Design PPU, start of the top module:
module PPU (
    input clk,
    input rst,
    input i_en,
    input [32-1:0] data_in,
    input [11:0] scaling_factor,
    output logic[6:0] data_out,
    output logic valid,
    output logic [31:0] data_in_out
);
logic [32 - 1:0] relu_out;
logic [32:0] data_shift;
logic [7:0] data_quant;
logic [8:0] data_temp;
always @(*) begin
    relu_out = (data_in[32 - 1])? 32'd0 : data_in;
    /*verilator lint_off WIDTHEXPAND*/
    /*verilator lint_off WIDTHTRUNC*/
    data_shift = ({relu_out, 1'b0} / scaling_factor);
    /*verilator lint_on WIDTHTRUNC*/
    /*verilator lint_on WIDTHEXPAND*/
    data_temp = (data_shift > 127)? 254 : data_shift[8:0] + {8'b0, data_shift[0]};
end
always @(posedge clk) begin
    if(rst) begin
        valid <= 1'd0;
        data_out <= 7'd0;
        data_in_out <= 32'd0;
    end
    else begin
        valid <= i_en;
        data_out <= (i_en)? data_temp[7:1] : 7'd0;
        data_in_out <= data_in;
    end
end
endmodule
Size in the first run: roughly 40 flip-flops, ~87 I/O pins.
Settings: LEC_CHECK=0, ABC_AREA=1, CAP_MARGIN=20, CORE_MARGIN=2, CORE_UTILIZATION=72, CTS_CLUSTER_SIZE=15, MAX_ROUTING_LAYER=met4, PLACE_DENSITY_LB_ADDON=0.08, SLEW_MARGIN=20, TNS_END_PERCENT=5; clock period 70.9 ns.
run.sh (not shown) runs the stock make flow with config.mk's settings and CLKGATE_MAP_FILE=.
The starting point died in 3_5_place_dp, error DPL-0038.
Then changed:
Settings changed: ABC_AREA 1 to default, CORE_UTILIZATION 72 to 8, CTS_CLUSTER_SIZE 15 to default, MAX_ROUTING_LAYER met4 to default, PLACE_DENSITY_LB_ADDON 0.08 to default, TNS_END_PERCENT 5 to default.
Clock period 70.9 ns to 150.0 ns, I/O delays scaled along.
=> This time the run ran to the end with no violations; synthesized cell count falls by 25%; synthesized area falls by 15%; die area increases to 7.4 times its value.
Then changed:
Settings changed: ABC_AREA from default to 1, CORE_UTILIZATION 8 to 68, CTS_CLUSTER_SIZE from default to 15, MAX_ROUTING_LAYER from default to met4.
Clock period 150.0 ns to 70.9 ns, I/O delays scaled along.
=> With this change the flow did not get past 3_5_place_dp (DPL-0038). Synthesized cell count grows by a quarter to a third. Area after synthesis grows by about a fifth. Die size shrinks by well over a third.
Then changed:
Settings changed: ABC_AREA 1 to default, CORE_UTILIZATION 68 to 40, CTS_CLUSTER_SIZE 15 to default, MAX_ROUTING_LAYER met4 to default.
Clock period 70.9 ns to 120.0 ns, I/O delays scaled along.
The changed run went through all stages and came out clean; area after synthesis falls by about 15%; die area rises by about 43%; synthesized cell count falls by about 25%.


## run A
PPU again, from the RTL that the note above started with.
clock: 182.0 ns
lec_check: 0
abc_area: 0
cap_margin: 0
core_aspect_ratio: 0.5
core_margin: 2
core_utilization: 64
cts_cluster_diameter: 53
cts_cluster_size: 10
gpl_routability_driven: 0
min_routing_layer: met1
place_density: 0.67
slew_margin: 5
tns_end_percent: 5
Edits applied to the flow inputs when going from run A to run B:
- CTS_CLUSTER_SIZE removed (was 10)
- TNS_END_PERCENT removed (was 5)
- PLACE_DENSITY removed (was 0.67)
- CTS_CLUSTER_DIAMETER removed (was 53)
- CORE_ASPECT_RATIO changed from 0.5 to 1.05
- GPL_ROUTABILITY_DRIVEN changed from 0 to 1
- CORE_UTILIZATION changed from 64 to 65
- MAX_ROUTING_LAYER newly set to met4
- SLEW_MARGIN changed from 5 to 40
- the clock period (ns, I/O delays scaled along) changed from 182.0 to 147.0
Notes after the runs:
Delta (run B minus run A): average cell area after synthesis barely changed, worst path required time dropped 35.01 ns, number of standard cells in the layout, taps in and fillers out barely changed, wire length climbed about 10%. Number of buffers inserted by port buffering: run A vs run B identical. The post-route fraction of the period consumed by the critical path in run B sits 14 points above the value recorded for run A. Looking at core utilization at floorplan, run B sits 0.63 points above run A. Of run A and run B, the higher die height belongs to run B.
What run C does differently from run B at the input level:
- a change of SLEW_MARGIN from 40 to 20
- a change of CAP_MARGIN from 0 to 20
- a deleted MIN_ROUTING_LAYER that had been met1
- a deleted GPL_ROUTABILITY_DRIVEN that had been 1
- an added CTS_CLUSTER_DIAMETER of 28
- a deleted ABC_AREA that had been 0
- a deleted CORE_ASPECT_RATIO that had been 1.05
- an added TNS_END_PERCENT of 5
- a change of the clock period (ns, I/O delays scaled along) from 147.0 to 98.5
==> results <==
Reported for run C and run B, xor-xnor portion of the synthesized cell area turned out identical to the last digit. Run C against run B: horizontal extent of the die grew by about 2.4%; standard cell core area grew by about 1%. Between run B and run C, the sink count of the clock tree does not differ in any meaningful way. Per the comparison of run C with run B, die area neither gained nor lost much; arithmetic-cell share of the synthesized area counting full adders, half adders and majority gates did not really move. What ended run C was a tool error in global routing; the run never finished.
Setup changes, run C to run D
- HOLD_SLACK_MARGIN: unset -> -0.08
- CORE_UTILIZATION: 65 -> 63
- MAX_ROUTING_LAYER: met4 -> unset
- CTS_CLUSTER_DIAMETER: 28 -> unset
- the clock period (ns, I/O delays scaled along): 98.5 -> 100.0
Results
As for a clean layout from run C and run D, there is none. Final checks on run D, whose flow otherwise completed, came back failing, citing negative setup slack. Run C failed in global routing with GRT-0232. Run D ended up with a lower pre-CTS setup slack than run C did. STATUS placeable core area: run D loses against run C. As far as tally of buffers added on design ports is concerned, run C and run D perform about the same. Run D vs. run C: placed instance area lost 0.47%, cell count after placement now sits higher. Run D vs run C on core utilization at floorplan: run D is the lower one. Against run C, run D comes in about 5% lower on weighted congestion reported at the end of routability-driven placement. Per the comparison of run D with run C, number of rows created at floorplan up 1.4%; count of buffers added by post-CTS timing repair for setup saw a decrease.
Relative to run D, the following input files were edited for run E:
- removing TNS_END_PERCENT (formerly 5)
- removing HOLD_SLACK_MARGIN (formerly -0.08)
- changing CORE_UTILIZATION from 63 to 69
- changing the clock period (ns, I/O delays scaled along) from 100.0 to 115.0
Findings:
Delta (run E minus run D): via count moved down; share of the clock period used by the worst path fell 6.8 points; overall chip area went down by about 9%; total negative slack for setup checks picked up an extra 27.01 ns. Delta(total routing resource utilization after global routing, run E - run D) > 0. Run E finished all stages; the layout is clean. Run D finished every stage; the final checks, however, were not passed, the failures being negative setup slack. Run E leaves more setup margin than run D. Going from run D to run E, relative area change from synthesis to final layout fell by 15 points; final area lost 0.0035 mm²; final core area utilization dropped 1.2 points. The final reports for run E and run D show routed via count divided by cell count higher in the former.
### run E -> run F
- CORE_UTILIZATION now 68, was 69
- CTS_CLUSTER_SIZE now 32, previously not set
- HOLD_SLACK_MARGIN now -0.09, previously not set
- TNS_END_PERCENT now 5, previously not set
- the clock period (ns, I/O delays scaled along) now 103.0, was 115.0
==> comparison <==
- Run F is listed as incomplete: the tool reported an error in global routing and the run ended there.
- Changes observed in run F relative to run E: hold-fix buffer count after cts comparable; number of cells in the design after placement now larger; number of placement rows went up.


The RTL this note starts from:
==> flow/design.v <==
module PPU (
    input clk,
    input rst,
    input i_en,
    input [32-1:0] data_in,
    input [11:0] scaling_factor,
    output logic[6:0] data_out,
    output logic valid,
    output logic [31:0] data_in_out
);
logic [32 - 1:0] relu_out;
logic [32:0] data_shift;
logic [7:0] data_quant;
logic [8:0] data_temp;
always @(*) begin
    relu_out = (data_in[32 - 1])? 32'd0 : data_in;
    /*verilator lint_off WIDTHEXPAND*/
    /*verilator lint_off WIDTHTRUNC*/
    data_shift = ({relu_out, 1'b0} / scaling_factor);
    /*verilator lint_on WIDTHTRUNC*/
    /*verilator lint_on WIDTHEXPAND*/
    data_temp = (data_shift > 127)? 254 : data_shift[8:0] + {8'b0, data_shift[0]};
end
always @(posedge clk) begin
    if(rst) begin
        valid <= 1'd0;
        data_out <= 7'd0;
        data_in_out <= 32'd0;
    end
    else begin
        valid <= i_en;
        data_out <= (i_en)? data_temp[7:1] : 7'd0;
        data_in_out <= data_in;
    end
end
endmodule
==> flow/config.mk <==
export PLATFORM = sky130hd
export DESIGN_NAME = PPU
export DESIGN_NICKNAME = PPU
export VERILOG_FILES = /design/flow/design.v
export SDC_FILE = /design/flow/constraint.sdc
export NUM_CORES = 4
export LEC_CHECK = 0
export CAP_MARGIN = 20
export CELL_PAD_IN_SITES_GLOBAL_PLACEMENT = 2
export CORE_MARGIN = 2
export CORE_UTILIZATION = 40
export CTS_CLUSTER_DIAMETER = 99
export CTS_CLUSTER_SIZE = 21
export GPL_TIMING_DRIVEN = 0
export SETUP_SLACK_MARGIN = 1.19
export SLEW_MARGIN = 20
export TNS_END_PERCENT = 15
==> flow/constraint.sdc <==
create_clock -name core_clock -period 120.0 [get_ports {clk}]
set_input_delay 24.0000 -clock core_clock [delete_from_list [all_inputs] [get_ports {clk}]]
set_output_delay 24.0000 -clock core_clock [all_outputs]
set_load 0.01 [all_outputs]
The baseline produced a clean layout.
Next try:
==> flow/config.mk (replaced) <==
export PLATFORM = sky130hd
export DESIGN_NAME = PPU
export DESIGN_NICKNAME = PPU
export VERILOG_FILES = /design/flow/design.v
export SDC_FILE = /design/flow/constraint.sdc
export NUM_CORES = 4
export LEC_CHECK = 0
export CAP_MARGIN = 20
export CORE_MARGIN = 2
export CORE_UTILIZATION = 57
export SLEW_MARGIN = 20
export TNS_END_PERCENT = 5
==> flow/constraint.sdc (replaced) <==
create_clock -name core_clock -period 98.5 [get_ports {clk}]
set_input_delay 19.7000 -clock core_clock [delete_from_list [all_inputs] [get_ports {clk}]]
set_output_delay 19.7000 -clock core_clock [all_outputs]
set_load 0.01 [all_outputs]
Result: The new run completed, yet does not pass: negative setup slack. Design area goes up by a few percent. Final cell count goes up by a few percent. Worst setup slack loses 8.3 ns. Synthesized area does not change. Global-route usage goes up by 14 points. Sequential share of layout area goes down by 0.17 points. Non-clock buffer count goes up by 428. Count of clock-buffer cells in the layout goes down by 1. Synthesized cell count stays the same. Worst hold slack loses 4.2 ns.


// PPU: RTL as listed in full above, without the edits since
clock: 115.0 ns
lec_check: 0
cap_margin: 20
core_margin: 2
core_utilization: 40
setup_slack_margin: 5.0
slew_margin: 20
Change:
--- a/flow/config.mk
+++ b/flow/config.mk
@@ -9,4 +9,3 @@
 export CORE_MARGIN = 2
-export CORE_UTILIZATION = 40
-export SETUP_SLACK_MARGIN = 5.0
-export SLEW_MARGIN = 20
+export CORE_UTILIZATION = 68
+export SLEW_MARGIN = 5
==> flow/constraint.sdc (replaced) <==
create_clock -name core_clock -period 120.0 [get_ports {clk}]
set_input_delay 24.0000 -clock core_clock [delete_from_list [all_inputs] [get_ports {clk}]]
set_output_delay 24.0000 -clock core_clock [all_outputs]
set_load 0.01 [all_outputs]
Via count increases by 2.4%.
Wire length decreases by 3.9%.
Non-clock buffer count decreases by 189.
Setup slack loses 4.5 ns.
Flip-flop count is unchanged.
Cell area decreases by 11%.
Synthesized cell count is unchanged.
Change:
--- a/flow/config.mk
+++ b/flow/config.mk
@@ -7,5 +7,9 @@
 export LEC_CHECK = 0
-export CAP_MARGIN = 20
+export CAP_MARGIN = 15
+export CELL_PAD_IN_SITES_DETAIL_PLACEMENT = 2
 export CORE_MARGIN = 2
 export CORE_UTILIZATION = 68
+export GPL_ROUTABILITY_DRIVEN = 0
+export GPL_TIMING_DRIVEN = 0
 export SLEW_MARGIN = 5
+export TNS_END_PERCENT = 75
Outcome: The changed run failed in detailed placement (3_5_place_dp) with DPL-0033. Die area is unchanged. Synthesized cell count does not change. Area after synthesis stays the same.


Starts from the design.v that is shown in full above.
Settings: LEC_CHECK=0, CAP_MARGIN=20, CELL_PAD_IN_SITES_DETAIL_PLACEMENT=1, CORE_ASPECT_RATIO=1.15, CORE_MARGIN=2, CORE_UTILIZATION=40, CTS_CLUSTER_DIAMETER=279, CTS_CLUSTER_SIZE=73, GPL_TIMING_DRIVEN=0, HOLD_SLACK_MARGIN=0.14, MAX_ROUTING_LAYER=met4, MIN_ROUTING_LAYER=met1, PLACE_DENSITY=0.79, SETUP_SLACK_MARGIN=5.0, SLEW_MARGIN=25, TNS_END_PERCENT=65; clock period 205.0 ns.
The first run ended with an error in 5_1_grt.
Next try:
==> flow/config.mk (replaced) <==
export PLATFORM = sky130hd
export DESIGN_NAME = PPU
export DESIGN_NICKNAME = PPU
export VERILOG_FILES = /design/flow/design.v
export SDC_FILE = /design/flow/constraint.sdc
export NUM_CORES = 4
export LEC_CHECK = 0
export CAP_MARGIN = 20
export CORE_MARGIN = 2
export CORE_UTILIZATION = 65
export CTS_CLUSTER_DIAMETER = 30
export MAX_ROUTING_LAYER = met4
export SLEW_MARGIN = 20
export TNS_END_PERCENT = 5
==> flow/constraint.sdc (replaced) <==
create_clock -name core_clock -period 98.5 [get_ports {clk}]
set_input_delay 19.7000 -clock core_clock [delete_from_list [all_inputs] [get_ports {clk}]]
set_output_delay 19.7000 -clock core_clock [all_outputs]
set_load 0.01 [all_outputs]
Outcome: The new run never finished: it broke off in 5_1_grt, error GRT-0232. Synthesized cell count is unchanged. Synthesized area stays the same. Die area drops by 38%.
Next try:
--- a/flow/config.mk
+++ b/flow/config.mk
@@ -8,7 +8,4 @@
 export CAP_MARGIN = 20
 export CORE_MARGIN = 2
-export CORE_UTILIZATION = 65
-export CTS_CLUSTER_DIAMETER = 30
-export MAX_ROUTING_LAYER = met4
+export CORE_UTILIZATION = 40
 export SLEW_MARGIN = 20
-export TNS_END_PERCENT = 5
==> flow/constraint.sdc (replaced) <==
create_clock -name core_clock -period 115.0 [get_ports {clk}]
set_input_delay 23.0000 -clock core_clock [delete_from_list [all_inputs] [get_ports {clk}]]
set_output_delay 23.0000 -clock core_clock [all_outputs]
set_load 0.01 [all_outputs]
Result: The changed run finished with timing, DRC and antenna clean. Die area rose by 61%. Synthesized area is unchanged. Synthesized cell count stays the same.
Next try:
--- a/flow/config.mk
+++ b/flow/config.mk
@@ -6,6 +6,9 @@
 export NUM_CORES = 4
 export LEC_CHECK = 0
+export ABC_AREA = 1
 export CAP_MARGIN = 20
 export CORE_MARGIN = 2
-export CORE_UTILIZATION = 40
+export CORE_UTILIZATION = 65
+export CTS_CLUSTER_SIZE = 76
+export HOLD_SLACK_MARGIN = 0.29
 export SLEW_MARGIN = 20
==> flow/constraint.sdc (replaced) <==
create_clock -name core_clock -period 61.7 [get_ports {clk}]
set_input_delay 12.3400 -clock core_clock [delete_from_list [all_inputs] [get_ports {clk}]]
set_output_delay 12.3400 -clock core_clock [all_outputs]
set_load 0.01 [all_outputs]
Result:
- With this change the flow failed in 3_5_place_dp with DPL-0033
- synthesized cell count grows by 34%
- area after synthesis is higher by 18%
- die size went down by 27%
Next try:
--- a/flow/config.mk
+++ b/flow/config.mk
@@ -6,9 +6,8 @@
 export NUM_CORES = 4
 export LEC_CHECK = 0
-export ABC_AREA = 1
 export CAP_MARGIN = 20
 export CORE_MARGIN = 2
 export CORE_UTILIZATION = 65
-export CTS_CLUSTER_SIZE = 76
-export HOLD_SLACK_MARGIN = 0.29
+export HOLD_SLACK_MARGIN = -0.09
 export SLEW_MARGIN = 20
+export TNS_END_PERCENT = 5
==> flow/constraint.sdc (replaced) <==
create_clock -name core_clock -period 101.0 [get_ports {clk}]
set_input_delay 20.2000 -clock core_clock [delete_from_list [all_inputs] [get_ports {clk}]]
set_output_delay 20.2000 -clock core_clock [all_outputs]
set_load 0.01 [all_outputs]
The changed run finished with negative setup slack left.
Synthesized area fell by about 15%.
Synthesized cell count came out lower by about 25%.
Die size goes down by 15%.


Starts from the design.v that is shown in full above.
Settings: LEC_CHECK=0, ABC_AREA=0, CAP_MARGIN=0, CORE_MARGIN=2, CORE_UTILIZATION=72, CTS_CLUSTER_SIZE=35, GPL_ROUTABILITY_DRIVEN=1, HOLD_SLACK_MARGIN=-0.1, MIN_ROUTING_LAYER=met1, PLACE_DENSITY=0.64, SLEW_MARGIN=40; clock period 110.0 ns.
The starting point stopped in global routing (5_1_grt) with GRT-0232.
Next try:
Settings changed: CORE_ASPECT_RATIO set to 0.5.
Clock period 110.0 ns to 111.0 ns, I/O delays scaled along.
Outcome:
- The new run reached the layout checks and failed them: capacitance limit, slew limit, setup timing
- synthesized area is unchanged
- die area stays flat
- synthesized cell count is unchanged
Next try:
Settings changed: ABC_AREA 0 to not set, CAP_MARGIN 0 to 20, CORE_ASPECT_RATIO 0.5 to not set, CORE_UTILIZATION 72 to 58, CTS_CLUSTER_SIZE 35 to not set, GPL_ROUTABILITY_DRIVEN 1 to not set, HOLD_SLACK_MARGIN -0.1 to not set, MIN_ROUTING_LAYER met1 to not set, PLACE_DENSITY 0.64 to not set, SLEW_MARGIN 40 to 20.
Clock period 111.0 ns to 100.0 ns, I/O delays scaled along.
Result: The new run finished but failed the layout checks on setup timing. Non-clock buffer count rose by 380. Count of clock-buffer cells in the layout went down by 2. Routed wire length grows by 0.50%. Synthesized area is unchanged.
Next try:
Settings changed: CORE_UTILIZATION 58 to 63, HOLD_SLACK_MARGIN set to -0.08, MAX_ROUTING_LAYER set to met4.
With this change the flow stopped in global routing (5_1_grt) (GRT-0232).
Die size goes down by a little under a tenth.
Area after synthesis does not change.
Synthesized cell count is unchanged.
Next try:
Settings changed: CORE_UTILIZATION 63 to 65, HOLD_SLACK_MARGIN -0.08 to -0.1, TNS_END_PERCENT set to 5.
Clock period 100.0 ns to 98.5 ns, I/O delays scaled along.
The changed run died in global routing (5_1_grt).
Synthesized area does not change.
Die size decreases by 3.0%.
Synthesized cell count is unchanged.
